==> flow/design.v (excerpt) <==
module CRC(
input           clk,         
input           rst_n,       
input  [23:0]   Din,         
input           valid,       
input  [15:0]   size,        
output [14:0]   checksum,    
output          done         
);
reg [5:0] shift_count;       
reg [5:0] limit;             
wire [1:0] extra;            
wire [4:0] offset;           
wire finish;                 
reg [15:0] crc;                                    
localparam [15:0] polynomial = 16'b1100010110011001;      
reg CS, NS;
parameter IDLE = 1'b0, FIND = 1'b1;
always @(posedge clk or negedge rst_n)
begin
 if(~rst_n)
  CS <= IDLE;
 else CS <= NS;
end
always @(posedge clk)
begin
 case(CS)
  IDLE:
  begin
   crc <= (valid) ? (Din >> offset) : 16'hffff;             
   shift_count <= 0;
  end
  FIND:
  begin
  if(crc[15] == 1'b0)                                              
  begin                                                            
   if(shift_count < offset)                                        
    crc <= {crc[14:0],Din[offset - (shift_count + 6'd1)]};            
   else crc <= crc << 1;
   shift_count <= shift_count + 6'd1;
  end
  else crc <= crc ^ polynomial;                                    
  end
 endcase
end
always @(*)
begin
 limit = 6'd15 + offset;
 case(CS)
  IDLE:
  begin
   if(valid)
    NS = FIND;
   else NS = IDLE;
  end
  FIND:
  begin
   if(finish)
    NS = IDLE;
   else NS = FIND;
  end
  default: NS = IDLE;
 endcase
end
assign extra = size[2:0] - 3'd2;
assign offset = {extra, 3'b000};
assign finish = ((shift_count == limit) && (crc[15] == 1'b0)) ? 1'b1 : 1'b0;
assign done = (CS == FIND) && finish;
assign checksum = crc[14:0];
endmodule
For scale: roughly 23 flip-flops, about 59 I/O pins.
==> flow/config.mk <==
export PLATFORM = sky130hd
export DESIGN_NAME = CRC
export DESIGN_NICKNAME = CRC
export VERILOG_FILES = /design/flow/design.v
export SDC_FILE = /design/flow/constraint.sdc
export NUM_CORES = 4
export LEC_CHECK = 0
export CAP_MARGIN = 10
export CELL_PAD_IN_SITES_GLOBAL_PLACEMENT = 0
export CORE_MARGIN = 7
export CORE_UTILIZATION = 40
export CTS_CLUSTER_DIAMETER = 239
export CTS_CLUSTER_SIZE = 47
export GPL_ROUTABILITY_DRIVEN = 0
export GPL_TIMING_DRIVEN = 1
export HOLD_SLACK_MARGIN = 0.1
export MAX_ROUTING_LAYER = met4
export PLACE_DENSITY = 0.39
export SLEW_MARGIN = 0
==> flow/constraint.sdc <==
create_clock -name core_clock -period 5.5 [get_ports {clk}]
set_input_delay 1.1000 -clock core_clock [delete_from_list [all_inputs] [get_ports {clk}]]
set_output_delay 1.1000 -clock core_clock [all_outputs]
set_load 0.01 [all_outputs]
run.sh (not shown) runs the stock make flow with config.mk's settings and CLKGATE_MAP_FILE=.
Change:
==> flow/config.mk (replaced) <==
export PLATFORM = sky130hd
export DESIGN_NAME = CRC
export DESIGN_NICKNAME = CRC
export VERILOG_FILES = /design/flow/design.v
export SDC_FILE = /design/flow/constraint.sdc
export NUM_CORES = 4
export LEC_CHECK = 0
export ABC_AREA = 1
export CAP_MARGIN = 20
export CORE_MARGIN = 2
export CORE_UTILIZATION = 72
export CTS_CLUSTER_DIAMETER = 383
export CTS_CLUSTER_SIZE = 98
export SLEW_MARGIN = 20
==> flow/constraint.sdc (replaced) <==
create_clock -name core_clock -period 2.07 [get_ports {clk}]
set_input_delay 0.4140 -clock core_clock [delete_from_list [all_inputs] [get_ports {clk}]]
set_output_delay 0.4140 -clock core_clock [all_outputs]
set_load 0.01 [all_outputs]
Effect: Now the flow aborted during global routing (5_1_grt). Synthesized area goes up by 3.7%. Die area goes down by 54%. Synthesized cell count goes up by 42%.
Change:
--- a/flow/config.mk
+++ b/flow/config.mk
@@ -11,4 +11,9 @@
-export CORE_UTILIZATION = 72
-export CTS_CLUSTER_DIAMETER = 383
-export CTS_CLUSTER_SIZE = 98
-export SLEW_MARGIN = 20
+export CORE_UTILIZATION = 71
+export CTS_CLUSTER_DIAMETER = 49
+export CTS_CLUSTER_SIZE = 38
+export GPL_TIMING_DRIVEN = 1
+export MAX_ROUTING_LAYER = met4
+export MIN_ROUTING_LAYER = met1
+export PLACE_DENSITY_LB_ADDON = 0.26
+export SLEW_MARGIN = 40
+export TNS_END_PERCENT = 95
==> flow/constraint.sdc (replaced) <==
create_clock -name core_clock -period 2.49 [get_ports {clk}]
set_input_delay 0.4980 -clock core_clock [delete_from_list [all_inputs] [get_ports {clk}]]
set_output_delay 0.4980 -clock core_clock [all_outputs]
set_load 0.01 [all_outputs]
The changed run aborted during global placement (3_3_place_gp) (FLW-0024).
Die size goes up by 1.3%.
Synthesized cell count does not change.
Area after synthesis does not change.
Change:
==> flow/config.mk (replaced) <==
export PLATFORM = sky130hd
export DESIGN_NAME = CRC
export DESIGN_NICKNAME = CRC
export VERILOG_FILES = /design/flow/design.v
export SDC_FILE = /design/flow/constraint.sdc
export NUM_CORES = 4
export LEC_CHECK = 0
export CAP_MARGIN = 20
export CORE_MARGIN = 2
export CORE_UTILIZATION = 44
export GPL_ROUTABILITY_DRIVEN = 1
export PLACE_DENSITY_LB_ADDON = 0.2
export SLEW_MARGIN = 20
export TNS_END_PERCENT = 70
==> flow/constraint.sdc (replaced) <==
create_clock -name core_clock -period 6.44 [get_ports {clk}]
set_input_delay 1.2880 -clock core_clock [delete_from_list [all_inputs] [get_ports {clk}]]
set_output_delay 1.2880 -clock core_clock [all_outputs]
set_load 0.01 [all_outputs]
What happened: This time the run completed with no timing, DRC or antenna violations. Synthesized area went down by 3.5%. Die area went up by 51%. Synthesized cell count went down by 30%.
Change:
--- a/flow/config.mk
+++ b/flow/config.mk
@@ -8,0 +9 @@
+export CORE_ASPECT_RATIO = 0.5
@@ -10,3 +11,6 @@
-export CORE_UTILIZATION = 44
-export GPL_ROUTABILITY_DRIVEN = 1
-export PLACE_DENSITY_LB_ADDON = 0.2
+export CORE_UTILIZATION = 35
+export CTS_CLUSTER_DIAMETER = 383
+export CTS_CLUSTER_SIZE = 98
+export GPL_ROUTABILITY_DRIVEN = 0
+export HOLD_SLACK_MARGIN = -0.08
+export SETUP_SLACK_MARGIN = -0.48
@@ -14 +18 @@
-export TNS_END_PERCENT = 70
+export TNS_END_PERCENT = 10
==> flow/constraint.sdc (replaced) <==
create_clock -name core_clock -period 5.5 [get_ports {clk}]
set_input_delay 1.1000 -clock core_clock [delete_from_list [all_inputs] [get_ports {clk}]]
set_output_delay 1.1000 -clock core_clock [all_outputs]
set_load 0.01 [all_outputs]
Effect:
- The changed run completed without violations
- hold slack improves by 0.0098 ns
- synthesized cell count is unchanged
- final area rose by about 1.6%
- non-clock buffer count rose by 1
- worst setup slack got worse by 0.53 ns
- wire length stays flat
- first-iteration DRC count falls by 38%
- count of clock-buffer cells in the layout does not change
- final cell count is higher by 8.0%
Change:
==> flow/config.mk (replaced) <==
export PLATFORM = sky130hd
export DESIGN_NAME = CRC
export DESIGN_NICKNAME = CRC
export VERILOG_FILES = /design/flow/design.v
export SDC_FILE = /design/flow/constraint.sdc
export NUM_CORES = 4
export LEC_CHECK = 0
export CAP_MARGIN = 10
export CELL_PAD_IN_SITES_GLOBAL_PLACEMENT = 0
export CORE_ASPECT_RATIO = 1.82
export CORE_MARGIN = 7
export CORE_UTILIZATION = 40
export CTS_CLUSTER_DIAMETER = 239
export CTS_CLUSTER_SIZE = 47
export GPL_ROUTABILITY_DRIVEN = 0
export GPL_TIMING_DRIVEN = 1
export MAX_ROUTING_LAYER = met4
export MIN_ROUTING_LAYER = met2
export PLACE_DENSITY_LB_ADDON = 0.27
export SLEW_MARGIN = 20
=>
- The new run finished with timing, DRC and antenna clean
- non-clock buffer count stays the same
- final cell count falls by 6.7%
- maximum frequency falls by 1.2%
- via count rises by 44%
- clock power rises by about 9%
- global-route usage rises by 8.7 points
- cell area falls by 1.1%
- routed wire length rises by 9.9%
- synthesized area is unchanged
- total power rises by 1.8%
- die size rises by 15%

========
CRC again, from the RTL that the note above started with.
Settings: LEC_CHECK=0, ABC_AREA=1, CAP_MARGIN=20, CELL_PAD_IN_SITES_DETAIL_PLACEMENT=2, CORE_MARGIN=6, CORE_UTILIZATION=39, CTS_CLUSTER_DIAMETER=163, CTS_CLUSTER_SIZE=38, GPL_TIMING_DRIVEN=1, HOLD_SLACK_MARGIN=0.06, MAX_ROUTING_LAYER=met4, MIN_ROUTING_LAYER=met2, PLACE_DENSITY_LB_ADDON=0.21, SLEW_MARGIN=40, TNS_END_PERCENT=95; clock period 3.76 ns.
Edit:
Settings changed: CORE_MARGIN 6 to 9, HOLD_SLACK_MARGIN 0.06 to 0.3, TNS_END_PERCENT 95 to 20.
Result: Worst hold slack gets worse by 4.3 ps; critical path depth does not change; first-iteration DRC count decreases by 27%; total power drops by 1.9%; routed wire length went down by 1.6%; sequential power decreases by about 0.9%.
Edit:
Settings changed: CELL_PAD_IN_SITES_DETAIL_PLACEMENT 2 to unset, CORE_MARGIN 9 to 2, CORE_UTILIZATION 39 to 72, CTS_CLUSTER_DIAMETER 163 to 295, CTS_CLUSTER_SIZE 38 to 46, GPL_TIMING_DRIVEN 1 to unset, HOLD_SLACK_MARGIN 0.3 to unset, MAX_ROUTING_LAYER met4 to unset, MIN_ROUTING_LAYER met2 to unset, PLACE_DENSITY_LB_ADDON 0.21 to 0.1, SETUP_SLACK_MARGIN set to 0.54, SLEW_MARGIN 40 to 20, TNS_END_PERCENT 20 to unset.
Clock period 3.76 ns to 1.86 ns, I/O delays scaled along.
After rerunning:
- Now the flow failed in global placement
- area after synthesis stays the same
- die size shrinks by about 60%
- synthesized cell count does not change
Edit:
Settings changed: ABC_AREA 1 to unset, CORE_ASPECT_RATIO set to 0.5, CORE_MARGIN 2 to 8, CORE_UTILIZATION 72 to 65, CTS_CLUSTER_DIAMETER 295 to 270, CTS_CLUSTER_SIZE 46 to 99, GPL_ROUTABILITY_DRIVEN set to 0, PLACE_DENSITY_LB_ADDON 0.1 to unset, SETUP_SLACK_MARGIN 0.54 to unset, TNS_END_PERCENT set to 15.
Clock period 1.86 ns to 5.5 ns, I/O delays scaled along.
=>
- Now the flow went through all stages and came out clean
- synthesized cell count came out lower by a quarter to a third
- synthesized area is lower by a few percent
- die area went up by well over a third
Edit:
Settings changed: CORE_ASPECT_RATIO 0.5 to unset, CORE_MARGIN 8 to 2, CORE_UTILIZATION 65 to 40, CTS_CLUSTER_DIAMETER 270 to unset, CTS_CLUSTER_SIZE 99 to unset, GPL_ROUTABILITY_DRIVEN 0 to unset, TNS_END_PERCENT 15 to unset.
Clock period 5.5 ns to 4.47 ns, I/O delays scaled along.
Effect: Non-clock buffer count went up by 1; hold slack loses 35 ps; via count fell by a few percent; routed wire length fell by a few percent; global-route usage falls by 0.84 points; worst setup slack gets worse by 390 ps.
Edit:
Settings changed: ABC_AREA set to 1, CORE_UTILIZATION 40 to 72, PLACE_DENSITY_LB_ADDON set to 0.28.
Clock period 4.47 ns to 2.82 ns, I/O delays scaled along.
Outcome: The new run never finished: it broke off in global placement. Synthesized cell count is higher by 42%. Area after synthesis rose by 3.7%. Die area fell by 40%.
No activity file was given, so power comes from the tool's default toggle rates.
